==> design.v <==
package code_defs_pkg;
    typedef enum logic [1:0]
        { SYNC_DATA = 2'b10
        , SYNC_CTL = 2'b01
        } sync_t;
    typedef enum logic [7:0]
        { BT_IDLE = 8'h1e
        , BT_O4   = 8'h2d
        , BT_S4   = 8'h33
        , BT_O0S4 = 8'h66
        , BT_O0O4 = 8'h55
        , BT_S0   = 8'h78
        , BT_O0   = 8'h4b
        , BT_T0   = 8'h87
        , BT_T1   = 8'h99
        , BT_T2   = 8'haa
        , BT_T3   = 8'hb4
        , BT_T4   = 8'hcc
        , BT_T5   = 8'hd2
        , BT_T6   = 8'he1
        , BT_T7   = 8'hff
        } block_type_t;
    typedef enum logic [6:0]
        { CC_IDLE = 7'b00
        , CC_LPI = 7'h06
        , CC_ERROR = 7'h1e
        , CC_RES0 = 7'h2d
        , CC_RES1 = 7'h33
        , CC_RES2 = 7'h4b
        , CC_RES3 = 7'h55
        , CC_RES4 = 7'h66
        , CC_RES5 = 7'h78
        } control_code_t;
    typedef enum logic [3:0]
        { OC_SEQ = 4'h0
        , OC_SIG = 4'hf
        } o_code_t;
    typedef enum logic [7:0]
        { RS_IDLE = 8'h07
        , RS_LPI = 8'h06
        , RS_START = 8'hfb
        , RS_TERM = 8'hfd
        , RS_ERROR = 8'hfe
        , RS_OSEQ = 8'h9c
        , RS_RES0 = 8'h1c
        , RS_RES1 = 8'h3c
        , RS_RES2 = 8'h7c
        , RS_RES3 = 8'hbc
        , RS_RES4 = 8'hdc
        , RS_RES5 = 8'hf7
        , RS_OSIG = 8'h5c
        } rs_code_t;
    typedef enum logic [7:0]
        { MAC_PRE = 8'h55
        , MAC_SFD = 8'hd5
        } mac_code_t;
    function automatic logic [7:0] control_to_rs_code(logic [6:0] icode);
        case (icode)
            CC_IDLE:    control_to_rs_code = RS_IDLE;
            CC_LPI:     control_to_rs_code = RS_LPI;
            CC_ERROR:   control_to_rs_code = RS_ERROR;
            CC_RES0:    control_to_rs_code = RS_RES0;
            CC_RES1:    control_to_rs_code = RS_RES1;
            CC_RES2:    control_to_rs_code = RS_RES2;
            CC_RES3:    control_to_rs_code = RS_RES3;
            CC_RES4:    control_to_rs_code = RS_RES4;
            CC_RES5:    control_to_rs_code = RS_RES5;
            default: begin
                control_to_rs_code = RS_IDLE;
            end
        endcase
    endfunction
    function automatic logic [3:0] rs_to_cc_ocode (input logic [7:0] rs_code);
        rs_to_cc_ocode = rs_code == RS_OSEQ ? OC_SEQ : OC_SIG;
    endfunction
    function automatic logic [7:0] cc_to_rs_ocode (input logic [3:0] cc_ocode);
        cc_to_rs_ocode = cc_ocode == OC_SEQ ? RS_OSEQ : RS_OSIG;
    endfunction
endpackage
`timescale 1ns/1ps
`default_nettype none
module slicing_crc #(
    parameter int SLICE_LENGTH = 4,
    parameter bit [31:0] INITIAL_CRC = 32'hFFFFFFFF,
    parameter bit INVERT_OUTPUT = 1,
    parameter bit REGISTER_OUTPUT = 1
) (
    input wire i_clk,
    input wire i_reset,
    input wire [8*SLICE_LENGTH-1:0] i_data,
    input wire [SLICE_LENGTH-1:0] i_valid,
    output wire [31:0] o_crc
);
    logic [31:0] crc_reg;
    logic [31:0] crc_next;
    function automatic logic [31:0] crc_byte(input logic [31:0] crc, input logic [7:0] data);
        logic [31:0] c;
        c = crc ^ {24'd0, data};
        for (int b = 0; b < 8; b++) begin
            c = c[0] ? ((c >> 1) ^ 32'hEDB88320) : (c >> 1);
        end
        crc_byte = c;
    endfunction
    always_comb begin
        crc_next = crc_reg;
        for (int n = 0; n < SLICE_LENGTH; n++) begin
            if (i_valid[n]) begin
                crc_next = crc_byte(crc_next, i_data[8*n +: 8]);
            end
        end
    end
    always_ff @(posedge i_clk)
    if (i_reset) begin
        crc_reg <= INITIAL_CRC;
    end else begin
        crc_reg <= crc_next;
    end
    generate if (REGISTER_OUTPUT) begin: l_reg_out
        assign o_crc = INVERT_OUTPUT ? ~crc_reg : crc_reg;
    end else begin: l_comb_out
        assign o_crc = INVERT_OUTPUT ? ~crc_next : crc_next;
    end endgenerate
endmodule
`timescale 1ns/1ps
`default_nettype none
module scrambler #(
    parameter bit DESCRAMBLE = 0,
    localparam int DATA_WIDTH = 32
) (
    input wire i_clk,
    input wire i_reset,
    input wire i_init_done,
    input wire i_pause,
    input wire [DATA_WIDTH-1:0] i_data,
    output wire [DATA_WIDTH-1:0] o_data
);
    /*verilator lint_off UNUSED*/
    logic[127:0] scrambler_data;
    /*verilator lint_on UNUSED*/
    logic [127:0] next_scrambler_data;
    logic [95:0] next_scrambler_data_split;
    always_ff @(posedge i_clk) begin
        if (i_reset || !i_init_done) begin
            scrambler_data <= '1;
        end
        else if (!i_pause) begin
            scrambler_data <= next_scrambler_data;
        end
    end
    assign next_scrambler_data_split = {scrambler_data[DATA_WIDTH +: 128 - DATA_WIDTH]};
    assign next_scrambler_data = DESCRAMBLE ? {i_data, next_scrambler_data_split} :
                                                {o_data, next_scrambler_data_split};
    generate
        for (genvar gi = 0; gi < DATA_WIDTH; gi++) begin: l_assign_odata
            assign o_data[gi] = next_scrambler_data_split[(64-DATA_WIDTH) + 6+gi] ^ next_scrambler_data_split[(64-DATA_WIDTH) + 25+gi] ^ i_data[gi];
        end
    endgenerate
endmodule
`timescale 1ns/1ps
`default_nettype none
module rx_gearbox #(
    parameter bit REGISTER_OUTPUT = 1,
    localparam int DATA_WIDTH = 32,
    localparam int HEADER_WIDTH = 2,
    localparam int SEQUENCE_WIDTH = 6
) (
    input wire i_clk,
    input wire i_reset,
    input wire [DATA_WIDTH-1:0] i_data,
    input wire i_slip,
    output logic [DATA_WIDTH-1:0] o_data,
    output logic [HEADER_WIDTH-1:0] o_header,
    output logic o_data_valid,
    output logic o_header_valid
);
    localparam int BUF_SIZE = 2*DATA_WIDTH + HEADER_WIDTH + 1;  
    logic [SEQUENCE_WIDTH-1:0] gearbox_seq;
    logic half_slip;
    always_ff @(posedge i_clk)
    if (i_reset) begin
        gearbox_seq <= '0;
        half_slip <= '0;
    end else begin
        if (!i_slip) begin
            gearbox_seq <= gearbox_seq < 32 ? gearbox_seq + 1 : '0;
        end
        if (i_slip) begin
            half_slip <= ~half_slip;
        end
    end
    logic [BUF_SIZE-1:0] obuf, next_obuf;
    wire frame_word;
    logic [6:0] current_data_idx;
    function automatic logic [6:0] data_idxs(input logic [SEQUENCE_WIDTH-1:0] seq);
        case (seq)
            0: data_idxs = 0;
            1: data_idxs = 32;
            2: data_idxs = 64;
            3: data_idxs = 30;
            4: data_idxs = 62;
            5: data_idxs = 28;
            6: data_idxs = 60;
            7: data_idxs = 26;
            8: data_idxs = 58;
            9: data_idxs = 24;
            10: data_idxs = 56;
            11: data_idxs = 22;
            12: data_idxs = 54;
            13: data_idxs = 20;
            14: data_idxs = 52;
            15: data_idxs = 18;
            16: data_idxs = 50;
            17: data_idxs = 16;
            18: data_idxs = 48;
            19: data_idxs = 14;
            20: data_idxs = 46;
            21: data_idxs = 12;
            22: data_idxs = 44;
            23: data_idxs = 10;
            24: data_idxs = 42;
            25: data_idxs = 8;
            26: data_idxs = 40;
            27: data_idxs = 6;
            28: data_idxs = 38;
            29: data_idxs = 4;
            30: data_idxs = 36;
            31: data_idxs = 2;
            32: data_idxs = 34;
            default: data_idxs = 0;
        endcase
    endfunction
    assign frame_word = (half_slip) ? !gearbox_seq[0] && gearbox_seq != SEQUENCE_WIDTH'(32) : 
                                        !gearbox_seq[0];
    assign current_data_idx = data_idxs(gearbox_seq);
    generate for (genvar gi = 0; gi < BUF_SIZE; gi++) begin: l_assign_obuf
        always @(*) begin
            next_obuf[gi] = obuf[gi];
            if (gi == BUF_SIZE - 1) begin
                next_obuf[gi] = next_obuf[0];  
            end else begin
                if (frame_word) begin
                    if (gearbox_seq != 0 && gi >= current_data_idx) begin
                        next_obuf[gi] = i_data[gi - current_data_idx];
                    end else if (gi < DATA_WIDTH - gearbox_seq) begin
                        next_obuf[gi] = i_data[gi + gearbox_seq];
                    end
                end else begin
                    if (gi >= current_data_idx && gi < current_data_idx + 32) begin
                        next_obuf[gi] = i_data[gi - current_data_idx];
                    end
                end
            end
        end
    end endgenerate
    always_ff @(posedge i_clk)
    if (i_reset) begin
        obuf <= '0;
    end else begin
        obuf <= next_obuf;
    end
    wire [DATA_WIDTH-1:0] odata_int;
    wire [HEADER_WIDTH-1:0] oheader_int;
    wire odata_valid_int;
    wire oheader_valid_int;
    assign odata_valid_int = half_slip ? gearbox_seq != 31 : gearbox_seq != 0;
    assign oheader_int = half_slip ? next_obuf[2:1] : next_obuf[1:0];
    assign oheader_valid_int = !frame_word && odata_valid_int;
    assign odata_int = half_slip ? (!frame_word ? next_obuf[34:3] : next_obuf[66:35]) :
                               (!frame_word ? next_obuf[33:2] : next_obuf[65:34]);
    generate if (REGISTER_OUTPUT) begin: l_register_output
        always_ff @(posedge i_clk)
        if (i_reset) begin
            o_data_valid <= '0;
            o_header <= '0;
            o_header_valid <= '0;
            o_data <= '0;
        end else begin
            o_data_valid <= odata_valid_int;
            o_header <= (oheader_valid_int) ? oheader_int : o_header;
            o_header_valid <= oheader_valid_int;
            o_data <= (odata_valid_int) ? odata_int : o_data;
        end
    end else begin: l_comb_output
        assign o_data_valid = odata_valid_int;
        assign o_header = oheader_int;
        assign o_header_valid = oheader_valid_int;
        assign o_data = odata_int;
    end endgenerate
endmodule
`timescale 1ns/1ps
`default_nettype none
module lock_state(
    input wire i_clk,
    input wire i_reset,
    input wire [1:0] i_header,
    input wire i_valid,
    output wire o_slip
);
    typedef enum logic[3:0] { LOCK_INIT, RESET_CNT, TEST_SH,
        VALID_SH, INVALID_SH, GOOD_64, SLIP} lock_state_t;
    lock_state_t state, next_state;
    /*verilator lint_off UNUSED*/
    logic rx_block_lock, test_sh, slip_done;
    /*verilator lint_on UNUSED*/
    logic [15:0] sh_cnt, sh_invalid_cnt;
    wire sh_valid;
    assign sh_valid = (i_header[1] ^ i_header[0]);
    assign o_slip = (state == SLIP);
    always_ff @(posedge i_clk) begin
        if (i_reset) begin
            state <= LOCK_INIT;
        end else begin
            state <= next_state;
        end
    end
    always_comb begin
        case (state)
            LOCK_INIT: begin
                next_state = RESET_CNT;
            end
            RESET_CNT: begin
                next_state = TEST_SH;
            end
            TEST_SH: begin
                if (!i_valid) begin
                    next_state = TEST_SH;
                end if (sh_valid) begin
                    next_state = VALID_SH;
                end else begin
                    next_state = INVALID_SH;
                end
            end
            VALID_SH: begin
                if (!i_valid) begin
                    next_state = VALID_SH;
                end if (sh_cnt == 64 && sh_invalid_cnt == 0) begin
                    next_state = GOOD_64;
                end else if (sh_cnt == 64 && sh_invalid_cnt != 0) begin
                    next_state = RESET_CNT;
                end else if (sh_cnt < 64 && !sh_valid) begin
                    next_state = INVALID_SH;
                end else begin
                    next_state = VALID_SH;
                end
            end
            INVALID_SH: begin
                if (!i_valid) begin
                    next_state = INVALID_SH;
                end if (sh_cnt == 64 && sh_invalid_cnt < 16) begin
                    next_state = RESET_CNT;
                end else if (sh_invalid_cnt == 16) begin
                    next_state = SLIP;
                end else if (sh_cnt < 64 && !sh_valid) begin
                    next_state = INVALID_SH;
                end else begin
                    next_state = VALID_SH;
                end
            end
            GOOD_64: begin
                next_state = RESET_CNT;
            end
            SLIP: begin
                next_state = RESET_CNT;
            end
            default: begin
                next_state = LOCK_INIT;
            end
            endcase
    end
    always_ff @(posedge i_clk) begin
        if (i_reset) begin
            rx_block_lock <= 1'b0;
            test_sh <= 1'b0;
            sh_cnt <= 0;
            sh_invalid_cnt <= 0;
            slip_done <= 1'b0;
        end else begin
            case (state)
                LOCK_INIT: begin
                    rx_block_lock <= 1'b0;
                    test_sh <= 1'b0;
                end
                RESET_CNT: begin
                    sh_cnt <= 0;
                    sh_invalid_cnt <= 0;
                    slip_done <= 1'b0;
                end
                TEST_SH: begin
                    test_sh <= 1'b0;
                end
                VALID_SH: begin
                    sh_cnt <= (i_valid) ? sh_cnt + 1 : sh_cnt;
                end
                INVALID_SH: begin
                    sh_cnt <= (i_valid) ? sh_cnt + 1 : sh_cnt;
                    sh_invalid_cnt <= (i_valid) ? sh_invalid_cnt + 1 : sh_invalid_cnt;
                end
                GOOD_64: begin
                    rx_block_lock <= 1'b0;
                end
                SLIP: begin
                    rx_block_lock <= 1'b0;
                end
                default: begin
                    rx_block_lock <= 1'b0;
                    test_sh <= 1'b0;
                    sh_cnt <= 0;
                    sh_invalid_cnt <= 0;
                    slip_done <= 1'b0;
                end
            endcase
        end
    end
endmodule
`timescale 1ns/1ps
`default_nettype none
import code_defs_pkg::*;
module decoder #(
    localparam int DATA_WIDTH = 32,
    localparam int DATA_NBYTES = DATA_WIDTH / 8
) (
    input wire i_reset,
    input wire i_rxc,
    input wire [DATA_WIDTH-1:0] i_rxd,
    input wire [1:0] i_rx_header,
    input wire i_rx_data_valid,
    input wire i_rx_header_valid,
    output wire [DATA_WIDTH-1:0] o_rxd,
    output wire [DATA_NBYTES-1:0] o_rxctl
);
    typedef struct packed {
        logic [63:0] odata;
        logic [7:0] octl;
        logic frame_valid;
    } xgmii_data_ctl_t;
    logic [DATA_WIDTH-1:0] delayed_i_rxd;
    wire [63:0] internal_irxd;
    xgmii_data_ctl_t decoded_frame;
    wire output_decode_frame;
    /*verilator lint_off UNUSED*/
    logic [63:0] internal_orxd;
    logic [7:0] internal_orxctl;
    wire frame_valid;
    /*verilator lint_on UNUSED*/
    always_ff @(posedge i_rxc) begin
        if (i_reset) begin
            delayed_i_rxd <= '0;
            internal_orxd <= '0;
            internal_orxctl <= '0;
        end else begin
            if (i_rx_data_valid) begin
                delayed_i_rxd <= i_rxd;
                if (output_decode_frame) begin  
                    internal_orxd <= decoded_frame.odata;
                    internal_orxctl <= decoded_frame.octl;
                end
            end
        end
    end
    assign internal_irxd = {i_rxd, delayed_i_rxd};
    assign output_decode_frame = !i_rx_header_valid  && i_rx_data_valid;  
    assign frame_valid = decoded_frame.frame_valid;
    assign o_rxd = !output_decode_frame ? internal_orxd[32 +: 32] : decoded_frame.odata[0 +: 32];
    assign o_rxctl = !output_decode_frame ? internal_orxctl[4 +: 4] : decoded_frame.octl[0 +: 4];
    function automatic logic [7:0] local_control_to_rs_code(input logic [6:0] icode);
        case (icode)
            CC_IDLE:    local_control_to_rs_code = RS_IDLE;
            CC_LPI:     local_control_to_rs_code = RS_LPI;
            CC_ERROR:   local_control_to_rs_code = RS_ERROR;
            CC_RES0:    local_control_to_rs_code = RS_RES0;
            CC_RES1:    local_control_to_rs_code = RS_RES1;
            CC_RES2:    local_control_to_rs_code = RS_RES2;
            CC_RES3:    local_control_to_rs_code = RS_RES3;
            CC_RES4:    local_control_to_rs_code = RS_RES4;
            CC_RES5:    local_control_to_rs_code = RS_RES5;
            default: begin
                local_control_to_rs_code = RS_IDLE;
            end
        endcase
    endfunction
    function automatic logic [7:0] local_cc_to_rs_ocode(input logic [3:0] cc_ocode);
        local_cc_to_rs_ocode = cc_ocode == OC_SEQ ? RS_OSEQ : RS_OSIG;
    endfunction
    function automatic logic [63:0] control_code_to_rs_lane(input logic [63:0] idata, input bit [7:0] lanes);
        control_code_to_rs_lane = {8{RS_ERROR}};
        for (int i = 0; i < 8; i++) begin
            if (lanes[7-i] == 1) begin
                control_code_to_rs_lane[8*i +: 8] = local_control_to_rs_code(idata[8 + (7*i) +: 7]);
            end
        end
    endfunction
    function automatic logic [72:0] decode_frame(input logic [63:0] idata, input logic [1:0] iheader);
        logic [63:0] odata;
        logic [7:0] octl;
        logic frame_valid;
        odata = '0;
        octl = '0;
        frame_valid = 1;
        if (iheader == SYNC_DATA) begin
            odata = idata;
            octl = '0;
        end else begin
            case (idata[7:0])
                BT_IDLE: begin
                    odata = control_code_to_rs_lane(idata, 8'hFF);
                    octl = '1;
                end
                BT_O4: begin
                    odata = control_code_to_rs_lane(idata, 8'hF0);
                    odata[63:40] = idata[63:40];
                    odata[39:32] = local_cc_to_rs_ocode(idata[39:36]);
                    octl = 8'h1F;
                end
                BT_S4: begin
                    odata = control_code_to_rs_lane(idata, 8'hF0);
                    odata[63:40] = idata[63:40];
                    odata[39:32] = RS_START;
                    octl = 8'h1F;
                end
                BT_O0S4: begin
                    odata[63:40] = idata[63:40];
                    odata[39:32] = RS_START;
                    odata[31: 8] = idata[31: 8];
                    odata[ 7: 0] = local_cc_to_rs_ocode(idata[35:32]);
                    octl = 8'h11;
                end
                BT_O0O4: begin
                    odata[63:40] = idata[63:40];
                    odata[39:32] = local_cc_to_rs_ocode(idata[35:32]);
                    odata[31: 8] = idata[31: 8];
                    odata[ 7: 0] = local_cc_to_rs_ocode(idata[39:36]);
                    octl = 8'h11;
                end
                BT_S0: begin
                    odata[63: 8] = idata[63: 8];
                    odata[ 7: 0] = RS_START;
                    octl = 8'h01;
                end
                BT_O0: begin
                    odata = control_code_to_rs_lane(idata, 8'h0F);
                    odata[31: 8] = idata[31: 8];
                    odata[ 7: 0] = local_cc_to_rs_ocode(idata[35:32]);
                    octl = 8'hF1;
                end
                BT_T0: begin
                    odata = control_code_to_rs_lane(idata, 8'h7F);
                    odata[ 7: 0] = RS_TERM;
                    octl = 8'hFF;
                end
                BT_T1: begin
                    odata = control_code_to_rs_lane(idata, 8'h3F);
                    odata[ 7: 0] = idata[15: 8];
                    odata[15: 8] = RS_TERM;
                    octl = 8'hFE;
                end
                BT_T2: begin
                    odata = control_code_to_rs_lane(idata, 8'h1F);
                    odata[15: 0] = idata[23: 8];
                    odata[23:16] = RS_TERM;
                    octl = 8'hFC;
                end
                BT_T3: begin
                    odata = control_code_to_rs_lane(idata, 8'h0F);
                    odata[23: 0] = idata[31: 8];
                    odata[31:24] = RS_TERM;
                    octl = 8'hF8;
                end
                BT_T4: begin
                    odata = control_code_to_rs_lane(idata, 8'h07);
                    odata[31: 0] = idata[39: 8];
                    odata[39:32] = RS_TERM;
                    octl = 8'hF0;
                end
                BT_T5: begin
                    odata = control_code_to_rs_lane(idata, 8'h03);
                    odata[39: 0] = idata[47: 8];
                    odata[47:40] = RS_TERM;
                    octl = 8'hE0;
                end
                BT_T6: begin
                    odata = control_code_to_rs_lane(idata, 8'h01);
                    odata[47: 0] = idata[55: 8];
                    odata[55:48] = RS_TERM;
                    octl = 8'hC0;
                end
                BT_T7: begin
                    odata[55: 0] = idata[63: 8];
                    odata[63:56] = RS_TERM;
                    octl = 8'h80;
                end
                default: begin
                    octl = 8'hFF;
                    odata[63:0] = {8{RS_ERROR}};
                    frame_valid = 0;
                end
            endcase
        end
        decode_frame = {odata, octl, frame_valid};
    endfunction
    assign decoded_frame = decode_frame(internal_irxd, i_rx_header);
endmodule
`timescale 1ns/1ps
`default_nettype none
import code_defs_pkg::*;
module rx_mac #(
    localparam int DATA_WIDTH = 32,
    localparam int DATA_NBYTES = DATA_WIDTH / 8
) (
    input wire i_reset,
    input wire i_clk,
    input wire [DATA_WIDTH-1:0] i_xgmii_rxd,
    input wire [DATA_NBYTES-1:0] i_xgmii_rxc,
    input wire i_phy_rx_valid,
    input wire [DATA_NBYTES-1:0] i_term_loc,
    output logic [DATA_WIDTH-1:0] m00_axis_tdata,
    output logic [DATA_NBYTES-1:0] m00_axis_tkeep,
    output logic m00_axis_tvalid,
    output logic m00_axis_tlast,
    output logic m00_axis_tuser
);
    typedef enum logic[1:0] {IDLE, PREAMBLE, DATA, TERM} rx_state_t;
    rx_state_t rx_state, rx_next_state;
    wire sfd_found;
    logic [DATA_NBYTES-1:0] start_keep;
    logic sfd_found_del;
    wire start_valid;
    wire term_found;
    wire [DATA_NBYTES-1:0] term_keep;
    wire ctl_found;
    wire data_invalid;
    wire  rx_crc_reset;
    logic [DATA_WIDTH-1:0] rx_crc_input_del;
    logic [31:0] rx_calc_crc;
    logic [31:0] rx_captured_crc;
    logic [DATA_NBYTES-1:0] crc_input_valid;
    logic [DATA_NBYTES-1:0] rx_crc_input_valid_del;
    always_ff @(posedge i_clk)
    if (i_reset) begin
        rx_state <= IDLE;
    end else begin
        rx_state <= rx_next_state;
    end
    always @(*) begin
        m00_axis_tdata = i_xgmii_rxd;
        case (rx_state)
            IDLE: begin
                rx_next_state = (sfd_found) ? DATA : IDLE;
                m00_axis_tvalid = '0;
                m00_axis_tlast = '0;
                m00_axis_tkeep = '0;
                m00_axis_tuser = '0;
            end
            DATA: begin
                if (i_phy_rx_valid && (term_found || ctl_found || data_invalid)) begin
                    rx_next_state = IDLE;
                end else begin
                    rx_next_state = DATA;
                end
                m00_axis_tvalid = i_phy_rx_valid && !data_invalid && (!sfd_found_del || (sfd_found_del && start_valid));
                m00_axis_tlast = rx_next_state == IDLE;
                m00_axis_tkeep = sfd_found_del ? start_keep :
                                    term_found ? term_keep  :
                                                '1;
                m00_axis_tuser = term_found && (rx_calc_crc == rx_captured_crc);
            end
            default: begin
                rx_next_state = IDLE;
                m00_axis_tvalid = '0;
                m00_axis_tlast = '0;
                m00_axis_tkeep = '0;
                m00_axis_tuser = '0;
            end
        endcase
    end
    assign ctl_found = |i_xgmii_rxc;
    assign data_invalid = (i_xgmii_rxc[3] && i_xgmii_rxd[31:24] == RS_ERROR) ||
                            (i_xgmii_rxc[2] && i_xgmii_rxd[23:16] == RS_ERROR) ||
                            (i_xgmii_rxc[1] && i_xgmii_rxd[15: 8] == RS_ERROR) ||
                            (i_xgmii_rxc[0] && i_xgmii_rxd[ 7: 0] == RS_ERROR);
    assign sfd_found = i_phy_rx_valid && (i_xgmii_rxd == {{3{8'h55}}, RS_START}) && (i_xgmii_rxc == 4'b1);
    always_ff @(posedge i_clk)  
    if (i_reset) begin
        sfd_found_del <= '0;
    end else begin
        sfd_found_del <= (i_phy_rx_valid) ? sfd_found : sfd_found_del;
    end
    assign term_found = |i_term_loc;
    assign start_keep = 4'b0000;
    assign start_valid = 1'b0;  
    generate for (genvar gi = 0; gi < DATA_NBYTES; gi++) begin: l_term_keep
        assign term_keep[gi] = (1 << gi) < i_term_loc ? 1'b1 : 1'b0;
    end endgenerate
    always_ff @(posedge i_clk)
    if (i_reset) begin
        rx_crc_input_del <= '0;
        rx_crc_input_valid_del <= '0;
    end else begin
        rx_crc_input_del <= i_phy_rx_valid ? m00_axis_tdata : rx_crc_input_del;
        rx_crc_input_valid_del <= i_phy_rx_valid ? m00_axis_tkeep : rx_crc_input_valid_del;
    end
    always @(*) begin
        if (!i_phy_rx_valid) begin
            crc_input_valid = {DATA_NBYTES{1'b0}};
        end else if (!term_found) begin
            crc_input_valid = rx_crc_input_valid_del;
        end else begin
            case (i_term_loc)
                1: crc_input_valid = 4'b0000;
                2: crc_input_valid = 4'b0001;
                4: crc_input_valid = 4'b0011;
                8: crc_input_valid = 4'b0111;
                default: crc_input_valid = 4'b1111;
            endcase
        end
        case (i_term_loc)
            1: rx_captured_crc = rx_crc_input_del;
            2: rx_captured_crc = {i_xgmii_rxd[0+:8], rx_crc_input_del[8+:24]};
            4: rx_captured_crc = {i_xgmii_rxd[0+:16], rx_crc_input_del[16+:16]};
            8: rx_captured_crc = {i_xgmii_rxd[0+:24], rx_crc_input_del[24+:8]};
            default: rx_captured_crc = i_xgmii_rxd;
        endcase
    end
    assign rx_crc_reset = rx_state == IDLE;
    slicing_crc #(
        .SLICE_LENGTH(DATA_NBYTES),
        .INITIAL_CRC(32'hFFFFFFFF),
        .INVERT_OUTPUT(1),
        .REGISTER_OUTPUT(0)
    ) u_rx_crc (
        .i_clk(i_clk),
        .i_reset(rx_crc_reset),
        .i_data(rx_crc_input_del),
        .i_valid(crc_input_valid),
        .o_crc(rx_calc_crc)
    );
endmodule
`timescale 1ns/1ps
`default_nettype none
import code_defs_pkg::*;
module eth_rx (
    input wire i_clk,
    input wire i_reset,
    input wire [31:0] i_xver_rx_data,
    output logic [31:0] m00_axis_tdata,
    output logic [3:0] m00_axis_tkeep,
    output logic m00_axis_tvalid,
    output logic m00_axis_tlast,
    output logic m00_axis_tuser
);
    wire [31:0] rx_gearbox_data_out, rx_descrambled_data;
    wire [1:0] rx_header;
    wire rx_data_valid, rx_header_valid;
    wire rx_gearbox_slip;
    wire [31:0] rx_decoded_data;
    wire [3:0] rx_decoded_ctl;
    rx_gearbox #(.REGISTER_OUTPUT(1))
    u_rx_gearbox (
        .i_clk(i_clk),
        .i_reset(i_reset),
        .i_data(i_xver_rx_data),
        .i_slip(rx_gearbox_slip),
        .o_data(rx_gearbox_data_out),
        .o_header(rx_header),
        .o_data_valid(rx_data_valid),
        .o_header_valid(rx_header_valid)
    );
    lock_state u_lock_state(
        .i_clk(i_clk),
        .i_reset(i_reset),
        .i_header(rx_header),
        .i_valid(rx_header_valid),
        .o_slip(rx_gearbox_slip)
    );
    scrambler #(
        .DESCRAMBLE(1)
    ) u_descrambler(
        .i_clk(i_clk),
        .i_reset(i_reset),
        .i_init_done(!i_reset),
        .i_pause(!rx_data_valid),
        .i_data(rx_gearbox_data_out),
        .o_data(rx_descrambled_data)
    );
    decoder u_decoder(
        .i_reset(i_reset),
        .i_rxc(i_clk),
        .i_rxd(rx_descrambled_data),
        .i_rx_header(rx_header),
        .i_rx_data_valid(rx_data_valid),
        .i_rx_header_valid(rx_header_valid),
        .o_rxd(rx_decoded_data),
        .o_rxctl(rx_decoded_ctl)
    );
    wire [3:0] early_term_loc;
    generate for (genvar gi = 0; gi < 4; gi++) begin: l_early_term_loc
        assign early_term_loc[gi] = rx_data_valid && rx_decoded_data[gi*8 +: 8] == RS_TERM && rx_decoded_ctl[gi];
    end endgenerate
    logic [31:0] xgmii_rx_data;
    logic [3:0] xgmii_rx_ctl;
    logic phy_rx_valid;
    logic [3:0] term_loc;
    always_ff @(posedge i_clk)
    if (i_reset) begin
        xgmii_rx_data <= '0;
        xgmii_rx_ctl <= '0;
        phy_rx_valid <= '0;
        term_loc <= '0;
    end else begin
        xgmii_rx_data <= rx_decoded_data;
        xgmii_rx_ctl <= rx_decoded_ctl;
        phy_rx_valid <= rx_data_valid;
        term_loc <= early_term_loc;
    end
    wire [31:0] rx_tdata;
    wire [3:0] rx_tkeep;
    wire rx_tvalid;
    wire rx_tlast;
    wire rx_tuser;
    rx_mac u_rx (
        .i_reset(i_reset),
        .i_clk(i_clk),
        .i_xgmii_rxd(xgmii_rx_data),
        .i_xgmii_rxc(xgmii_rx_ctl),
        .i_phy_rx_valid(phy_rx_valid),
        .i_term_loc(term_loc),
        .m00_axis_tdata(rx_tdata),
        .m00_axis_tkeep(rx_tkeep),
        .m00_axis_tvalid(rx_tvalid),
        .m00_axis_tlast(rx_tlast),
        .m00_axis_tuser(rx_tuser)
    );
    always_ff @(posedge i_clk)
    if (i_reset) begin
        m00_axis_tdata <= '0;
        m00_axis_tkeep <= '0;
        m00_axis_tvalid <= '0;
        m00_axis_tlast <= '0;
        m00_axis_tuser <= '0;
    end else begin
        m00_axis_tdata <= rx_tdata;
        m00_axis_tkeep <= rx_tkeep;
        m00_axis_tvalid <= rx_tvalid;
        m00_axis_tlast <= rx_tlast;
        m00_axis_tuser <= rx_tuser;
    end
endmodule
==> run.sh <==
#!/bin/bash
# the make line also repeats each setting of config.mk as NAME=value (left out here)
make -C /OpenROAD-flow-scripts/flow DESIGN_CONFIG=/design/flow/config.mk WORK_HOME=/design/flow/orfs CLKGATE_MAP_FILE= finish
==> config.mk <==
export PLATFORM = sky130hd
export DESIGN_NAME = eth_rx
export DESIGN_NICKNAME = eth_rx
export VERILOG_FILES = /design/flow/design.v
export SDC_FILE = /design/flow/constraint.sdc
export NUM_CORES = 4
export LEC_CHECK = 0
export CAP_MARGIN = 20
export CELL_PAD_IN_SITES_DETAIL_PLACEMENT = 0
export CORE_MARGIN = 2
export CORE_UTILIZATION = 37
export CTS_CLUSTER_DIAMETER = 31
export CTS_CLUSTER_SIZE = 13
export HOLD_SLACK_MARGIN = 0.04
export PLACE_DENSITY_LB_ADDON = 0.06
export SETUP_SLACK_MARGIN = -0.25
export SLEW_MARGIN = 20
==> constraint.sdc <==
create_clock -name core_clock -period 3.87 [get_ports {i_clk}]
set_input_delay 0.7740 -clock core_clock [delete_from_list [all_inputs] [get_ports {i_clk}]]
set_output_delay 0.7740 -clock core_clock [all_outputs]
set_load 0.01 [all_outputs]
==> GITHUB_STEP_SUMMARY, run 1 <==
## Implementation flow summary

| Metric | Value |
|---|---|
| Outcome | complete, but fails checks |
| Number of max-cap violations | 0 |
| Width of the die | around 320 um |
| Critical path's top delay family | XOR/XNOR gates |
| Post-route clock skew | about 0.081 ns |
| Flip-flops with a built-in enable | 0 |
| Final Hold Violation Tally | 0 |
| Worst min path class | register to register |
| Cell Area, Synth | between 30000 and 40000 um2 |
| Pin count of the biggest net entering global routing | 72 |
| Ports | between 70 and 80 |
| Count of nets after finishing | between 5000 and 6000 |
| Antenna violations before repair | 1 |
| FF-to-FF Start | u_rx.rx_crc_input_del[0] |
| Count of buffering cells on the critical path with inverters included | 9 |
| Hold Path Sink | u_lock_state.state[2] |
| Routed wire length | ~170000 um |
| CTS H-Tree Depth | 3 |
| Post-synth net total | roughly 4800 |
| Detail-routed net length per standard cell | 25.14 um |
| Hold path start | u_lock_state.state[4] |
| Cell Chain, Critical Path | xnor2_4 -> buf_12 -> buf_4 -> xnor3_1 -> xor2_1 -> a21oi_1 -> xnor2_2 -> xor2_2 -> a2111o_1 -> a211o_1 -> a31oi_4 -> xnor2_4 -> xor2_4 -> xnor3_1 -> xnor3_2 -> buf_6 -> buf_6 -> buf_6 -> buf_6 -> buf_6 -> buf_6 -> buf_6 -> nor2_4 -> a211o_4 |
| Slowest CP cell | sky130_fd_sc_hd__a2111o_1 |
| Category of the most critical setup path | register to register |
| Main area contributors | sky130_fd_sc_hd__dfxtp_1 23%, sky130_fd_sc_hd__mux2i_1 6.7%, sky130_fd_sc_hd__xnor2_1 6.6% |
| Via count | between 40000 and 50000 |
| Leading power group | clock |
| Hold path depth | 1 |
| Global-route wire length before repair | between 200000 and 300000 um |
| Area share of and-or/or-and cells after synthesis | 0.2151 |
| Standby leakage power | 20.77 nW |
| Fraction of the yosys area taken by sequential cells | 0.2344 |
| XOR/XNOR Area Share | 0.1469 |
| Via count of the first global-routing pass | roughly 39000 |
| Most popular library cell in the synthesized design by count | sky130_fd_sc_hd__nor2_1 |
| Largest vdd supply drop | 405.2 uV |
| Power per Cell Area | between 400 and 500 nW/um2 |
| Internal portion of total power | approximately 15 mW |
| Source-to-sink clock delay at the later pin of the worst-skew pair | 0.72 ns |
| Synthesized instance count | 4754 |
| Power Combinational | around 7.3 mW |
| Bufs on Longest Clock Path | 3 |
| Crit path launch type | register |
| Fin cells | ~6900 |
| Residual DRC count | 0 |
| Hold-fix buffers, CTS | 0 |
| Tally of nets with antenna violations remaining after routing | 0 |
| Post-synthesis sequential element count | about 430 |
| Number of logged tool warnings | about 54 |
| Clk Tree Root Cell | sky130_fd_sc_hd__clkbuf_16 |
| Worst Path Required | between 4 and 5 ns |
| RSZ-0062 raised after global routing | true |
| Post-Synth Simple-Gate Area | 0.2258 |
| Net Sw Power | around 8.0 mW |
| Worst path depth | 24 |
| Placed cells | 6609 |
| Share of total power in the clock network | 0.445 |
| Sequential cell fraction of total power | 0.231 |
| Worst Path Arrival | between 5 and 6 ns |
| Number of detailed-routing iterations run before antenna repair | 10 |
| Slew HR | 0.2695 |
| Sequential cell power | 5.23 mW |
| End of the worst register-to-register path | u_rx.u_rx_crc.crc_reg[19] |
| Yosys warning tally | ~43 |
| Post-synthesis cell type with the largest combined area | sky130_fd_sc_hd__dfxtp_1 |
| Most used standard cells in the synthesized netlist | 601 x sky130_fd_sc_hd__nor2_1, 533 x sky130_fd_sc_hd__nand2_1, 431 x sky130_fd_sc_hd__dfxtp_1, 344 x sky130_fd_sc_hd__a21oi_1, 282 x sky130_fd_sc_hd__clkbuf_1 |
| Total congestion overflow after global routing | 0 |
| Initial standard-cell utilization of the core | 0.3735 |
| Synth Flop Type | sky130_fd_sc_hd__dfxtp_1 |
| Number of buffers inserted during clock tree synthesis | about 120 |
| Weighted congestion at the end of routability-driven global placement | ~0.99 |
| Yosys stat area | about 37000 um2 |
| Ratio of routed vias to standard cells | between 5 and 6 |
| Clock transition at the registers of the reported paths | roughly 0.050 ns |
| Number of filler instances in the final layout | around 9500 |
| Clock period minus worst slack | 5.415 ns |
| Pre-CTS setup slack | -1.767 ns |
| Height of the die | between 300 and 400 um |
| Setup-violating endpoint count in the final report | 35 |
| IO buf count | 72 |
| Switch share | 0.3521 |
| Combinational power share | 0.324 |
| Maximum fanout encountered on the critical timing path | 7 |
| HPWL Detailed | about 140000 um |
| Max-slew violation count | 0 |
| Final worst-path cycle share | 1.399 |
| Reg2Reg Setup Slack | -1.55 ns |
| Fraction of the mapped netlist area in adder cells | 0.01319 |
| Overall Global Routing Usage | 0.3304 |
| Mean post-synth cell area | between 7 and 8 um2 |
| Main kind of combinational logic by area | simple AND/OR/NAND/NOR gates |
| Endpoint kind of the worst setup timing path | register |
| Top-area cell type share of the netlist area | 0.2344 |
| Critical path destination | u_rx.u_rx_crc.crc_reg[19] |
| Max frequency | 184.7 MHz |
| Crit path setup slack, layout | -1.545 ns |
| Sink Count | about 430 |
| Failed layout checks | setup timing |
| Violation tally from detailed-route iteration zero | slightly below 4000 |
| CORE AREA | between 90000 and 100000 um2 |
| Worst path max stage delay | 0.46 ns |
| Clock Power | 10.1 mW |
| Row count | about 120 |
| Length in cells of the worst reg-to-reg path | 24 |
| Total power | about 23 mW |
| Slew of the pin with the lowest slew margin | around 1.1 ns |
| Die ar. | just over 100000 um2 |
| Most numerous cell on the critical path | sky130_fd_sc_hd__buf_6 |
| Post-synthesis mux area share | 0.1204 |
| Share of the core filled with cells in the final layout | 0.5238 |
| TritonCTS clock tree | yes |
| Critical path origin | u_rx.rx_crc_input_del[0] |
| Synth-to-Final Area Change | 40.22% |
| Share of flip-flops with an asynchronous set or reset after synthesis | 0 |
| Number of standard cells reported by yosys | 4754 |
| Tally of unique sky130hd cells used after synthesis | about 100 |
-- what timing repair did --
item                                    CTS  global route
resized                                 173           173
setup buffers                            45            54
endpoints found under the setup margin   33            35
pin swaps                                81            70
-- per-stage QoR --
step                      setup TNS [ns]  hold slack (ns)  area (um2)
after floorplan                   -18.26           0.4138       37130
after global placement            -37.61           0.4216       45010
after detailed placement          -38.78           0.4332       45010
after CTS                         -28.30           0.4594       50350
after global routing              -34.14           0.4753       51620
final                             -28.81           0.4511       51620
-- routing by layer --
layer | vias up | GRT usage | routed length [um]
li1 | 18830 | - | -
met1 | 19270 | 0.4198 | 71990
met2 | 1706 | 0.5306 | 78360
met3 | 441 | 0.05237 | 11730
met4 | 0 | 0.1922 | 11590
met5 | - | 0 | 0
-- layout make-up --
| cell class | instances | area (um2) | area share |
|---|---|---|---|
| multi-input cells | 3897 | 28450 | 0.5511 |
| flip-flops and latches | 431 | 8665 | 0.1678 |
| repair buffers | 995 | 8434 | 0.1634 |
| clock buffers | 148 | 3193 | 0.06185 |
| well taps | 1287 | 1610 | 0.03119 |
| clock inverters | 69 | 969.7 | 0.01878 |
| inverters | 80 | 301.5 | 0.005841 |
| diodes | 1 | 2.502 | 0.00004847 |
==> inputs of run 2 (changes only) <==
CELL_PAD_IN_SITES_DETAIL_PLACEMENT = 2   (was 0)
CORE_MARGIN = 6   (was 2)
CORE_UTILIZATION = 15   (was 37)
CTS_CLUSTER_DIAMETER = not set   (was 31)
CTS_CLUSTER_SIZE = 64   (was 13)
GPL_ROUTABILITY_DRIVEN = 1   (was not set)
GPL_TIMING_DRIVEN = 1   (was not set)
HOLD_SLACK_MARGIN = 0.21   (was 0.04)
MAX_ROUTING_LAYER = met4   (was not set)
MIN_ROUTING_LAYER = met1   (was not set)
PLACE_DENSITY = 0.9   (was not set)
PLACE_DENSITY_LB_ADDON = not set   (was 0.06)
SETUP_SLACK_MARGIN = 1.86   (was -0.25)
TNS_END_PERCENT = 60   (was not set)
clock period = 6.86 ns   (was 3.87 ns; I/O delays follow)
==> GITHUB_STEP_SUMMARY, run 2 <==
## Implementation flow summary

| Metric | Value |
|---|---|
| Mean post-synth cell area | ~7.7 um2 |
| Max frequency | about 160 MHz |
| Number of standard cells reported by yosys | ~4800 |
| Top-area cell type share of the netlist area | 0.2344 |
| Main area contributors | sky130_fd_sc_hd__dfxtp_1 23%, sky130_fd_sc_hd__mux2i_1 6.7%, sky130_fd_sc_hd__xnor2_1 6.6% |
| Sequential cell fraction of total power | 0.303 |
| Share of flip-flops with an asynchronous set or reset after synthesis | 0 |
| Final Hold Violation Tally | 0 |
| Worst min path class | register to register |
| Endpoint kind of the worst setup timing path | register |
| Fraction of the yosys area taken by sequential cells | 0.2344 |
| Cell Area, Synth | 36820 um2 |
| Slew of the pin with the lowest slew margin | ~1.7 ns |
| Number of buffers inserted during clock tree synthesis | between 40 and 50 |
| Largest vdd supply drop | 181.6 uV |
| Count of buffering cells on the critical path with inverters included | 5 |
| Critical path origin | u_rx.u_rx_crc.crc_reg[4] |
| Count of nets after finishing | about 5000 |
| Power per Cell Area | approximately 220 nW/um2 |
| Crit path setup slack, layout | ~0.45 ns |
| Worst path max stage delay | 1.22 ns |
| Clock transition at the registers of the reported paths | approximately 0.07 ns |
| Number of logged tool warnings | between 50 and 60 |
| Placed cells | between 7000 and 8000 |
| CTS H-Tree Depth | 2 |
| Clock period minus worst slack | around 6.4 ns |
| Post-synth net total | 4826 |
| Tally of unique sky130hd cells used after synthesis | between 100 and 150 |
| Die ar. | approximately 260000 um2 |
| Bufs on Longest Clock Path | 3 |
| Reg2Reg Setup Slack | 0.45 ns |
| Ports | around 73 |
| Post-synthesis cell type with the largest combined area | sky130_fd_sc_hd__dfxtp_1 |
| FF-to-FF Start | u_rx.u_rx_crc.crc_reg[4] |
| Share of total power in the clock network | 0.288 |
| Power Combinational | about 4.2 mW |
| Slew HR | -0.1194 |
| Source-to-sink clock delay at the later pin of the worst-skew pair | roughly 0.70 ns |
| Post-synthesis sequential element count | between 400 and 500 |
| Final worst-path cycle share | 0.9346 |
| Fraction of the mapped netlist area in adder cells | 0.01319 |
| Net Sw Power | between 4 and 5 mW |
| Slowest CP cell | sky130_fd_sc_hd__o21ai_0 |
| HPWL Detailed | between 150000 and 200000 um |
| Number of detailed-routing iterations run before antenna repair | 12 |
| Via count of the first global-routing pass | around 48000 |
| Hold Path Sink | u_decoder.internal_orxd[43] |
| Post-synthesis mux area share | 0.1204 |
| Clock Power | slightly below 3 mW |
| Total congestion overflow after global routing | 0 |
| Outcome | complete, but fails checks |
| Yosys stat area | ~37000 um2 |
| Main kind of combinational logic by area | simple AND/OR/NAND/NOR gates |
| Standby leakage power | roughly 16 nW |
| Weighted congestion at the end of routability-driven global placement | roughly 1.1 |
| Detail-routed net length per standard cell | about 30 um |
| Area share of and-or/or-and cells after synthesis | 0.2151 |
| TritonCTS clock tree | yes |
| Internal portion of total power | between 5 and 6 mW |
| Category of the most critical setup path | register to register |
| Synth-to-Final Area Change | 26.84% |
| Cell Chain, Critical Path | xnor2_4 -> buf_6 -> xnor3_2 -> mux2i_4 -> or2_4 -> buf_12 -> buf_12 -> xnor2_4 -> buf_4 -> xnor2_2 -> o21ai_0 -> xor2_1 -> mux2i_2 -> buf_4 -> xor2_1 -> o2111ai_1 -> a2bb2oi_1 -> o22ai_1 -> a2111o_1 -> a2111oi_2 |
| Fin Hold WS | between 0.4 and 0.5 ns |
| Antenna violations before repair | 33 |
| Worst Path Required | about 7.4 ns |
| Row count | about 180 |
| RSZ-0062 raised after global routing | true |
| Height of the die | ~510 um |
| Max-slew violation count | 7 |
| Width of the die | around 500 um |
| Critical path's top delay family | AND-OR/OR-AND gates |
| Number of filler instances in the final layout | 28143 |
| Fin cells | 8109 |
| Global-route wire length before repair | roughly 330000 um |
| Number of max-cap violations | 2 |
| Initial standard-cell utilization of the core | 0.1511 |
| Crit path launch type | register |
| Synthesized instance count | roughly 4800 |
| Sum of negative setup slack | 0 ns |
| Most used standard cells in the synthesized netlist | 601 x sky130_fd_sc_hd__nor2_1, 533 x sky130_fd_sc_hd__nand2_1, 431 x sky130_fd_sc_hd__dfxtp_1, 344 x sky130_fd_sc_hd__a21oi_1, 282 x sky130_fd_sc_hd__clkbuf_1 |
| End of the worst register-to-register path | m00_axis_tuser |
| XOR/XNOR Area Share | 0.1469 |
| Post-Synth Simple-Gate Area | 0.2258 |
| Critical path destination | m00_axis_tuser |
| Violation tally from detailed-route iteration zero | just under 6000 |
| Sequential cell power | between 3 and 4 mW |
| Routed wire length | roughly 240000 um |
| Switch share | 0.4516 |
| Synth Flop Type | sky130_fd_sc_hd__dfxtp_1 |
| Hold path start | u_decoder.internal_orxd[43] |
| Length in cells of the worst reg-to-reg path | 20 |
| CORE AREA | approximately 240000 um2 |
| Residual DRC count | 0 |
| Combinational power share | 0.409 |
| Post-route clock skew | roughly 0.058 ns |
| Most popular library cell in the synthesized design by count | sky130_fd_sc_hd__nor2_1 |
| Yosys warning tally | about 43 |
| Setup-violating endpoint count in the final report | 0 |
| Worst Path Arrival | roughly 7.0 ns |
| IO buf count | slightly above 70 |
| Failed layout checks | capacitance limit, slew limit |
| Hold path depth | 2 |
| Clk Tree Root Cell | sky130_fd_sc_hd__clkbuf_16 |
| Flip-flops with a built-in enable | 0 |
| Tally of nets with antenna violations remaining after routing | 0 |
| Overall Global Routing Usage | 0.1739 |
| Pin count of the biggest net entering global routing | between 80 and 90 |
| Sink Count | around 430 |
| Worst path depth | 20 |
| Via count | roughly 45000 |
| Maximum fanout encountered on the critical timing path | 5 |
| Ratio of routed vias to standard cells | roughly 5.5 |
| Pre-CTS setup slack | approximately 0.38 ns |
| Leading power group | combinational cells |
-- run 2: per-stage QoR --
stage	power (mW)	utilization	instance area, um2
after floorplan	5.223	-	37010
after global placement	6.283	0.1694	41280
after detailed placement	6.787	0.1694	41280
after CTS	9.778	0.1849	45050
after global routing	10.36	0.1916	46690
final	10.21	0.1916	46700
-- run 2: per-layer routing --
metal / wire length [um] / global-route usage / vias to the layer above
li1: - / - / 17354
met1: 80170 / 0.1767 / 21829
met2: 108800 / 0.2744 / 3952
met3: 28080 / 0.05277 / 1867
met4: 27560 / 0.1483 / 0
met5: 0 / - / -
-- run 2: repair_timing --
item | 4_1_cts | 5_1_grt
gates resized | 217 | 152
pin swaps | 104 | 58
setup buffers | 124 | 84
endpoints found under the setup margin | 60 | 50
cloned | 0 | 2
hold buffers | 0 | 0
-- run 2: final cells by class --
cell class / count / area (um2) / area share
multi-input combinational: 3898 / 28580 / 0.6120
sequential: 431 / 8697 / 0.1862
tap: 3202 / 4006 / 0.08579
timing repair buffer: 384 / 3383 / 0.07245
clock buffer: 64 / 1434 / 0.03070
inverter: 80 / 304.0 / 0.006511
clock inverter: 22 / 226.5 / 0.004849
antenna: 28 / 70.07 / 0.001500
==> inputs of run 3 (changes only) <==
ABC_AREA = 1   (was not set)
GPL_TIMING_DRIVEN = 0   (was 1)
MAX_ROUTING_LAYER = met5   (was met4)
==> GITHUB_STEP_SUMMARY, run 3 <==
## Implementation flow summary

| Metric | Value |
|---|---|
| Outcome | stopped before the end |
| Stage at which the flow ended | 5_1_grt |
| Run-stopping error | [ERROR GRT-0232] Routing congestion too high. Check the congestion heatmap in the GUI. |
| XOR/XNOR Area Share | 0.03867 |
| Main kind of combinational logic by area | simple AND/OR/NAND/NOR gates |
| Number of standard cells reported by yosys | approximately 6000 |
| HPWL Detailed | between 200000 and 250000 um |
| Ports | roughly 73 |
| Die ar. | between 200000 and 300000 um2 |
| Bufs on Longest Clock Path | 3 |
| Most used standard cells in the synthesized netlist | 1855 x sky130_fd_sc_hd__nand2_1, 632 x sky130_fd_sc_hd__inv_1, 604 x sky130_fd_sc_hd__nand3_1, 508 x sky130_fd_sc_hd__o21ai_0, 443 x sky130_fd_sc_hd__nor2_1 |
| Tally of unique sky130hd cells used after synthesis | around 69 |
| Yosys warning tally | ~43 |
| Row count | approximately 180 |
| Post-Synth Simple-Gate Area | 0.3879 |
| Flip-flops with a built-in enable | 0 |
| IO buf count | a little over 70 |
| Yosys stat area | around 36000 um2 |
| Fraction of the yosys area taken by sequential cells | 0.2398 |
| Synth Flop Type | sky130_fd_sc_hd__dfxtp_1 |
| Fraction of the mapped netlist area in adder cells | 0.01322 |
| Hold-fix buffers, CTS | 0 |
| Clk Tree Root Cell | sky130_fd_sc_hd__clkbuf_16 |
| Sink Count | 431 |
| Top-area cell type share of the netlist area | 0.2398 |
| Width of the die | between 500 and 600 um |
| Initial standard-cell utilization of the core | 0.1511 |
| Mean post-synth cell area | just under 6 um2 |
| Area share of and-or/or-and cells after synthesis | 0.2125 |
| Cell Area, Synth | around 36000 um2 |
| Number of buffers inserted during clock tree synthesis | between 40 and 50 |
| Synthesized instance count | approximately 6200 |
| Post-synth net total | about 6200 |
| Weighted congestion at the end of routability-driven global placement | ~1.1 |
| CORE AREA | 238100 um2 |
| Post-synthesis mux area share | 0.009738 |
| Share of flip-flops with an asynchronous set or reset after synthesis | 0 |
| Total congestion overflow after global routing | ~110 |
| Post-synthesis cell type with the largest combined area | sky130_fd_sc_hd__dfxtp_1 |
| CTS H-Tree Depth | 2 |
| Post-synthesis sequential element count | around 430 |
| Most popular library cell in the synthesized design by count | sky130_fd_sc_hd__nand2_1 |
| Height of the die | about 500 um |
| Main area contributors | sky130_fd_sc_hd__dfxtp_1 24%, sky130_fd_sc_hd__nand2_1 19%, sky130_fd_sc_hd__nand3_1 8.4% |
| Overall Global Routing Usage | 0.3716 |
==> run 3: what timing repair did <==
action	in CTS
cloned	1
buffers inserted	49
pin swaps	38
endpoints found under the setup margin	160
resized	219
==> run 3: routing by layer <==
metal	track usage	overflow
met1	0.3659	2
met2	0.4212	51
met3	0.3547	5
met5	0.2231	0
met4	0.3420	49
==> run 3: per-stage QoR <==
stage	std cells	setup WS (ns)	hold slack [ns]	power, mW	instance area, um2
2_1_floorplan	6159	3.125	0.3883	5.428	35980
3_3_place_gp	9398	0.7700	0.4017	6.704	40660
3_5_place_dp	9398	0.2985	0.4755	7.539	40670
4_1_cts	9539	1.728	0.4912	10.61	43520
==> inputs of run 4 (changes only) <==
CAP_MARGIN = 10   (was 20)
CELL_PAD_IN_SITES_DETAIL_PLACEMENT = not set   (was 2)
CORE_ASPECT_RATIO = 0.71   (was not set)
CORE_MARGIN = 2   (was 6)
CORE_UTILIZATION = 72   (was 15)
CTS_CLUSTER_DIAMETER = 138   (was not set)
CTS_CLUSTER_SIZE = 53   (was 64)
GPL_ROUTABILITY_DRIVEN = not set   (was 1)
GPL_TIMING_DRIVEN = not set   (was 0)
HOLD_SLACK_MARGIN = 0.07   (was 0.21)
MAX_ROUTING_LAYER = not set   (was met5)
MIN_ROUTING_LAYER = not set   (was met1)
PLACE_DENSITY = 0.63   (was 0.9)
SETUP_SLACK_MARGIN = 0.88   (was 1.86)
TNS_END_PERCENT = not set   (was 60)
clock period = 3.56 ns   (was 6.86 ns; I/O delays follow)
==> GITHUB_STEP_SUMMARY, run 4 <==
## Implementation flow summary

| Metric | Value |
|---|---|
| Outcome | stopped before the end |
| Stage at which the flow ended | 5_1_grt |
| Run-stopping error | [ERROR GRT-0116] Global routing finished with congestion. Check the congestion regions in the DRC Viewer. |
| Flip-flops with a built-in enable | 0 |
| Die ar. | about 52000 um2 |
| Width of the die | approximately 270 um |
| Cell Area, Synth | around 36000 um2 |
| Tally of unique sky130hd cells used after synthesis | slightly below 70 |
| Ports | 73 |
| Height of the die | around 190 um |
| Clk Tree Root Cell | sky130_fd_sc_hd__clkbuf_16 |
| Weighted congestion at the end of routability-driven global placement | between 1 and 1.5 |
| CTS H-Tree Depth | 1 |
| Most popular library cell in the synthesized design by count | sky130_fd_sc_hd__nand2_1 |
| Area share of and-or/or-and cells after synthesis | 0.2125 |
| Share of flip-flops with an asynchronous set or reset after synthesis | 0 |
| Hold-fix buffers, CTS | 0 |
| Post-Synth Simple-Gate Area | 0.3879 |
| Bufs on Longest Clock Path | 3 |
| Main kind of combinational logic by area | simple AND/OR/NAND/NOR gates |
| Synthesized instance count | a little over 6000 |
| Post-synth net total | between 6000 and 7000 |
| HPWL Detailed | 121300 um |
| Placed instance area | 41530 um2 |
| Fraction of the mapped netlist area in adder cells | 0.01322 |
| Number of buffers inserted during clock tree synthesis | 12 |
| Sink Count | around 430 |
| Initial standard-cell utilization of the core | 0.7341 |
| Most used standard cells in the synthesized netlist | 1855 x sky130_fd_sc_hd__nand2_1, 632 x sky130_fd_sc_hd__inv_1, 604 x sky130_fd_sc_hd__nand3_1, 508 x sky130_fd_sc_hd__o21ai_0, 443 x sky130_fd_sc_hd__nor2_1 |
| Yosys stat area | about 36000 um2 |
| Number of standard cells reported by yosys | 6159 |
| Total congestion overflow after global routing | 52 |
| Pre-CTS setup slack | -0.7715 ns |
| Main area contributors | sky130_fd_sc_hd__dfxtp_1 24%, sky130_fd_sc_hd__nand2_1 19%, sky130_fd_sc_hd__nand3_1 8.4% |
| Top-area cell type share of the netlist area | 0.2398 |
| Fraction of the yosys area taken by sequential cells | 0.2398 |
| Post-synthesis cell type with the largest combined area | sky130_fd_sc_hd__dfxtp_1 |
| IO buf count | 72 |
| Placed cells | around 7200 |
| XOR/XNOR Area Share | 0.03867 |
| Post-synthesis sequential element count | ~430 |
| CORE AREA | around 50000 um2 |
| Yosys warning tally | between 40 and 50 |
| Row count | just under 70 |
| Post-synthesis mux area share | 0.009738 |
| Mean post-synth cell area | around 5.8 um2 |
| Synth Flop Type | sky130_fd_sc_hd__dfxtp_1 |
| Overall Global Routing Usage | 0.7219 |
[run 4: repair_timing]
item                                    4_1_cts
cloned                                        3
resized                                     529
pin swaps                                   137
setup buffers                                76
endpoints found under the setup margin      192
[run 4: per-layer routing]
layer,overflow,GRT usage
met1,2,0.7691
met3,1,0.5634
met5,1,0.4154
met4,16,0.5797
met2,32,0.8862
==> inputs of run 5 (changes only) <==
ABC_AREA = not set   (was 1)
CAP_MARGIN = 20   (was 10)
CORE_ASPECT_RATIO = not set   (was 0.71)
CORE_UTILIZATION = 70   (was 72)
HOLD_SLACK_MARGIN = not set   (was 0.07)
PLACE_DENSITY = not set   (was 0.63)
SETUP_SLACK_MARGIN = not set   (was 0.88)
clock period = 3.43 ns   (was 3.56 ns; I/O delays follow)
==> GITHUB_STEP_SUMMARY, run 5 <==
## Implementation flow summary

| Metric | Value |
|---|---|
| Fraction of the mapped netlist area in adder cells | 0.01319 |
| Width of the die | between 200 and 250 um |
| Yosys stat area | between 30000 and 40000 um2 |
| Stage at which the flow ended | 5_1_grt |
| Share of flip-flops with an asynchronous set or reset after synthesis | 0 |
| Synthesized instance count | 4754 |
| CORE AREA | around 52000 um2 |
| Cell Area, Synth | around 37000 um2 |
| XOR/XNOR Area Share | 0.1469 |
| Fraction of the yosys area taken by sequential cells | 0.2344 |
| Outcome | stopped before the end |
| Row count | 84 |
| Overall Global Routing Usage | 0.7701 |
| Tally of unique sky130hd cells used after synthesis | approximately 100 |
| Main kind of combinational logic by area | simple AND/OR/NAND/NOR gates |
| Area share of and-or/or-and cells after synthesis | 0.2151 |
| Post-synthesis mux area share | 0.1204 |
| Hold-fix buffers, CTS | 0 |
| Placed cells | between 6000 and 7000 |
| Die ar. | approximately 54000 um2 |
| Mean post-synth cell area | 7.744 um2 |
| Synth Flop Type | sky130_fd_sc_hd__dfxtp_1 |
| Number of standard cells reported by yosys | ~4800 |
| Bufs on Longest Clock Path | 3 |
| Number of buffers inserted during clock tree synthesis | 13 |
| Sink Count | ~430 |
| Clk Tree Root Cell | sky130_fd_sc_hd__clkbuf_16 |
| Run-stopping error | [ERROR GRT-0116] Global routing finished with congestion. Check the congestion regions in the DRC Viewer. |
| Post-synthesis sequential element count | approximately 430 |
| Most used standard cells in the synthesized netlist | 601 x sky130_fd_sc_hd__nor2_1, 533 x sky130_fd_sc_hd__nand2_1, 431 x sky130_fd_sc_hd__dfxtp_1, 344 x sky130_fd_sc_hd__a21oi_1, 282 x sky130_fd_sc_hd__clkbuf_1 |
| Most popular library cell in the synthesized design by count | sky130_fd_sc_hd__nor2_1 |
| Post-synth net total | 4826 |
| Main area contributors | sky130_fd_sc_hd__dfxtp_1 23%, sky130_fd_sc_hd__mux2i_1 6.7%, sky130_fd_sc_hd__xnor2_1 6.6% |
| CTS H-Tree Depth | 1 |
| Total congestion overflow after global routing | 25 |
| Top-area cell type share of the netlist area | 0.2344 |
| Post-synthesis cell type with the largest combined area | sky130_fd_sc_hd__dfxtp_1 |
| IO buf count | approximately 72 |
| Flip-flops with a built-in enable | 0 |
| Post-Synth Simple-Gate Area | 0.2258 |
| Initial standard-cell utilization of the core | 0.7048 |
| Yosys warning tally | between 40 and 50 |
| Weighted congestion at the end of routability-driven global placement | about 1.2 |
| HPWL Detailed | roughly 120000 um |
| Ports | around 73 |
| Height of the die | between 200 and 250 um |
run 5: per-stage QoR:
stage | worst slack [ns] | utilization | total power [mW] | instance area, um2 | hold slack [ns]
after CTS | -1.810 | 0.8910 | 16.16 | 46540 | 0.2843
after detailed placement | -1.975 | 0.8528 | 13.61 | 44540 | 0.4342
after global placement | -1.864 | 0.8527 | 13.39 | 44540 | 0.4209
after floorplan | -1.703 | - | 10.46 | 37270 | 0.4138
run 5: layer usage:
| layer | track usage | overflow |
|---|---|---|
| met1 | 0.7800 | 0 |
| met2 | 0.9008 | 10 |
| met3 | 0.6752 | 3 |
| met4 | 0.6853 | 11 |
| met5 | 0.4623 | 1 |
run 5: timing repair:
| item | CTS |
|---|---|
| hold endpoints to repair | 0 |
| setup buffers | 74 |
| resized | 199 |
| setup endpoints to repair | 42 |
| gates cloned | 1 |
| pin swaps | 85 |
==> inputs of run 6 (changes only) <==
CELL_PAD_IN_SITES_DETAIL_PLACEMENT = 2   (was not set)
CORE_ASPECT_RATIO = 1.01   (was not set)
CORE_UTILIZATION = 44   (was 70)
CTS_CLUSTER_DIAMETER = 322   (was 138)
CTS_CLUSTER_SIZE = not set   (was 53)
PLACE_DENSITY_LB_ADDON = 0.12   (was not set)
SLEW_MARGIN = 0   (was 20)
TNS_END_PERCENT = 5   (was not set)
clock period = 9.83 ns   (was 3.43 ns; I/O delays follow)
==> GITHUB_STEP_SUMMARY, run 6 <==
## Implementation flow summary

| Metric | Value |
|---|---|
| Outcome | complete, no violations |
| Overall Global Routing Usage | 0.5095 |
| Critical path origin | phy_rx_valid |
| Max-slew violation count | 0 |
| TritonCTS clock tree | yes |
| Post-route clock skew | 0.05887 ns |
| Fin Hold WS | approximately 0.48 ns |
| Worst path max stage delay | 0.84 ns |
| Source-to-sink clock delay at the later pin of the worst-skew pair | 0.71 ns |
| Total congestion overflow after global routing | 0 |
| Hold path start | u_descrambler.scrambler_data[125] |
| Clock Power | 2.24 mW |
| End of the worst register-to-register path | m00_axis_tuser |
| Count of nets after finishing | 4712 |
| Max frequency | between 100 and 150 MHz |
| Tally of nets with antenna violations remaining after routing | 0 |
| Worst Path Required | ~10 ns |
| Row count | 106 |
| Number of max-cap violations | 0 |
| Net Sw Power | 3.307 mW |
| Via count | ~45000 |
| Number of filler instances in the final layout | around 9100 |
| Setup-violating endpoint count in the final report | 0 |
| Fin cells | 5771 |
| Total power | 7.320 mW |
| Number of detailed-routing iterations run before antenna repair | 10 |
| Cell Chain, Critical Path | buf_4 -> inv_1 -> a21oi_4 -> buf_4 -> nand3_1 -> o2111a_1 -> nand2_1 -> xor3_2 -> a21oi_4 -> xor2_1 -> xnor3_1 -> mux2i_1 -> or2_1 -> xnor2_1 -> o21bai_1 -> nand4_1 -> nor4_1 -> nand4_1 -> a2111oi_2 |
| Share of the core filled with cells in the final layout | 0.4874 |
| Hold-fix buffers, CTS | 0 |
| Crit path launch type | register |
| Share of flip-flops with an asynchronous set or reset after synthesis | 0 |
| Die ar. | ~86000 um2 |
| CTS H-Tree Depth | 2 |
| Final worst-path cycle share | 0.8130 |
| Mean post-synth cell area | between 7 and 8 um2 |
| Fraction of the mapped netlist area in adder cells | 0.01319 |
| Leading power group | combinational cells |
| Sink Count | 431 |
| Number of setup buffers added after CTS | 0 |
| Number of standard cells reported by yosys | 4754 |
| Worst Path Arrival | ~8.6 ns |
| Most popular library cell in the synthesized design by count | sky130_fd_sc_hd__nor2_1 |
| Most used standard cells in the synthesized netlist | 601 x sky130_fd_sc_hd__nor2_1, 533 x sky130_fd_sc_hd__nand2_1, 431 x sky130_fd_sc_hd__dfxtp_1, 344 x sky130_fd_sc_hd__a21oi_1, 282 x sky130_fd_sc_hd__clkbuf_1 |
| XOR/XNOR Area Share | 0.1469 |
| Power Combinational | a little under 3 mW |
| Clock period minus worst slack | 7.992 ns |
| Placed cells | 5651 |
| Standby leakage power | approximately 15 nW |
| Worst path depth | 19 |
| Clk Tree Root Cell | sky130_fd_sc_hd__clkbuf_16 |
| Placed instance area | between 30000 and 40000 um2 |
| Sequential cell power | roughly 2.1 mW |
| Clock transition at the registers of the reported paths | approximately 0.080 ns |
| Number of logged tool warnings | around 52 |
| Reg2Reg Setup Slack | 1.84 ns |
| Area share of and-or/or-and cells after synthesis | 0.2151 |
| Bufs on Longest Clock Path | 3 |
| Pre-CTS setup slack | around 2.2 ns |
| Initial standard-cell utilization of the core | 0.4442 |
| Hold path depth | 2 |
| Ports | 73 |
| Largest vdd supply drop | ~130 uV |
| # resized after CTS | 0 |
| Post-synth net total | approximately 4800 |
| Slew of the pin with the lowest slew margin | 1.462 ns |
| Number of buffers inserted during clock tree synthesis | 53 |
| HPWL Detailed | ~140000 um |
| Ratio of routed vias to standard cells | between 7 and 8 |
| Post-synthesis mux area share | 0.1204 |
| Main kind of combinational logic by area | simple AND/OR/NAND/NOR gates |
| Post-synthesis sequential element count | about 430 |
| Endpoint kind of the worst setup timing path | register |
| Critical path destination | m00_axis_tuser |
| Combinational power share | 0.403 |
| Internal portion of total power | about 4 mW |
| FF-to-FF Start | phy_rx_valid |
| Violation tally from detailed-route iteration zero | roughly 6900 |
| Slew HR | 0.02144 |
| Final Hold Violation Tally | 0 |
| Hold Path Sink | u_descrambler.scrambler_data[125] |
| Length in cells of the worst reg-to-reg path | 19 |
| Fraction of the yosys area taken by sequential cells | 0.2344 |
| Post-Synth Simple-Gate Area | 0.2258 |
| Non-Filler Cell Area, Final | roughly 40000 um2 |
| Top-area cell type share of the netlist area | 0.2344 |
| Via count of the first global-routing pass | between 40000 and 50000 |
| CORE AREA | a little over 80000 um2 |
| Synth-to-Final Area Change | 9.730% |
| Share of total power in the clock network | 0.307 |
| Sequential cell fraction of total power | 0.290 |
| Category of the most critical setup path | register to register |
| Slowest CP cell | sky130_fd_sc_hd__xnor2_1 |
| Worst min path class | register to register |
| Antenna violations before repair | 18 |
| Count of buffering cells on the critical path with inverters included | 3 |
| Post-synthesis cell type with the largest combined area | sky130_fd_sc_hd__dfxtp_1 |
| Maximum fanout encountered on the critical timing path | 46 |
| IO buf count | between 70 and 80 |
| Weighted congestion at the end of routability-driven global placement | 1.007 |
| Flip-flops with a built-in enable | 0 |
| Synthesized instance count | between 4000 and 5000 |
| RSZ-0062 raised after global routing | false |
| Critical path's top delay family | XOR/XNOR gates |
| Yosys stat area | about 37000 um2 |
| Cell Area, Synth | about 37000 um2 |
| Sum of negative setup slack | 0 ns |
| Crit path setup slack, layout | ~1.8 ns |
| Synth Flop Type | sky130_fd_sc_hd__dfxtp_1 |
| Tally of unique sky130hd cells used after synthesis | between 100 and 150 |
| Pin count of the biggest net entering global routing | between 70 and 80 |
| Global-route wire length before repair | 330400 um |
| Residual DRC count | 0 |
| Power per Cell Area | between 150 and 200 nW/um2 |
| Height of the die | between 200 and 300 um |
| Main area contributors | sky130_fd_sc_hd__dfxtp_1 23%, sky130_fd_sc_hd__mux2i_1 6.7%, sky130_fd_sc_hd__xnor2_1 6.6% |
| Routed wire length | 227600 um |
| Detail-routed net length per standard cell | ~39 um |
| Switch share | 0.4517 |
| Yosys warning tally | 43 |
| Width of the die | around 290 um |
## run 6: routing by layer
layer | part of all wire | routed length, um | global-route usage | vias to the layer above
li1 | - | - | - | 16958
met1 | 0.34 | 77310 | 0.5597 | 21857
met2 | 0.43 | 97130 | 0.7825 | 3979
met3 | 0.12 | 27580 | 0.1801 | 1774
met4 | 0.11 | 25330 | 0.4449 | 24
met5 | 0.0013 | 303 | 0.006239 | -
## run 6: layout make-up
class	count	area, um2	share of cell area
sequential	431	8637	0.2138
timing repair buffer	177	1536	0.03803
inverter	80	301.5	0.007464
clock inverter	28	385.4	0.009539
antenna	8	20.02	0.0004955
multi-input combinational	3897	26680	0.6603
clock buffer	70	1490	0.03689
tap	1080	1351	0.03345
No activity file was given, so power comes from the tool's default toggle rates.
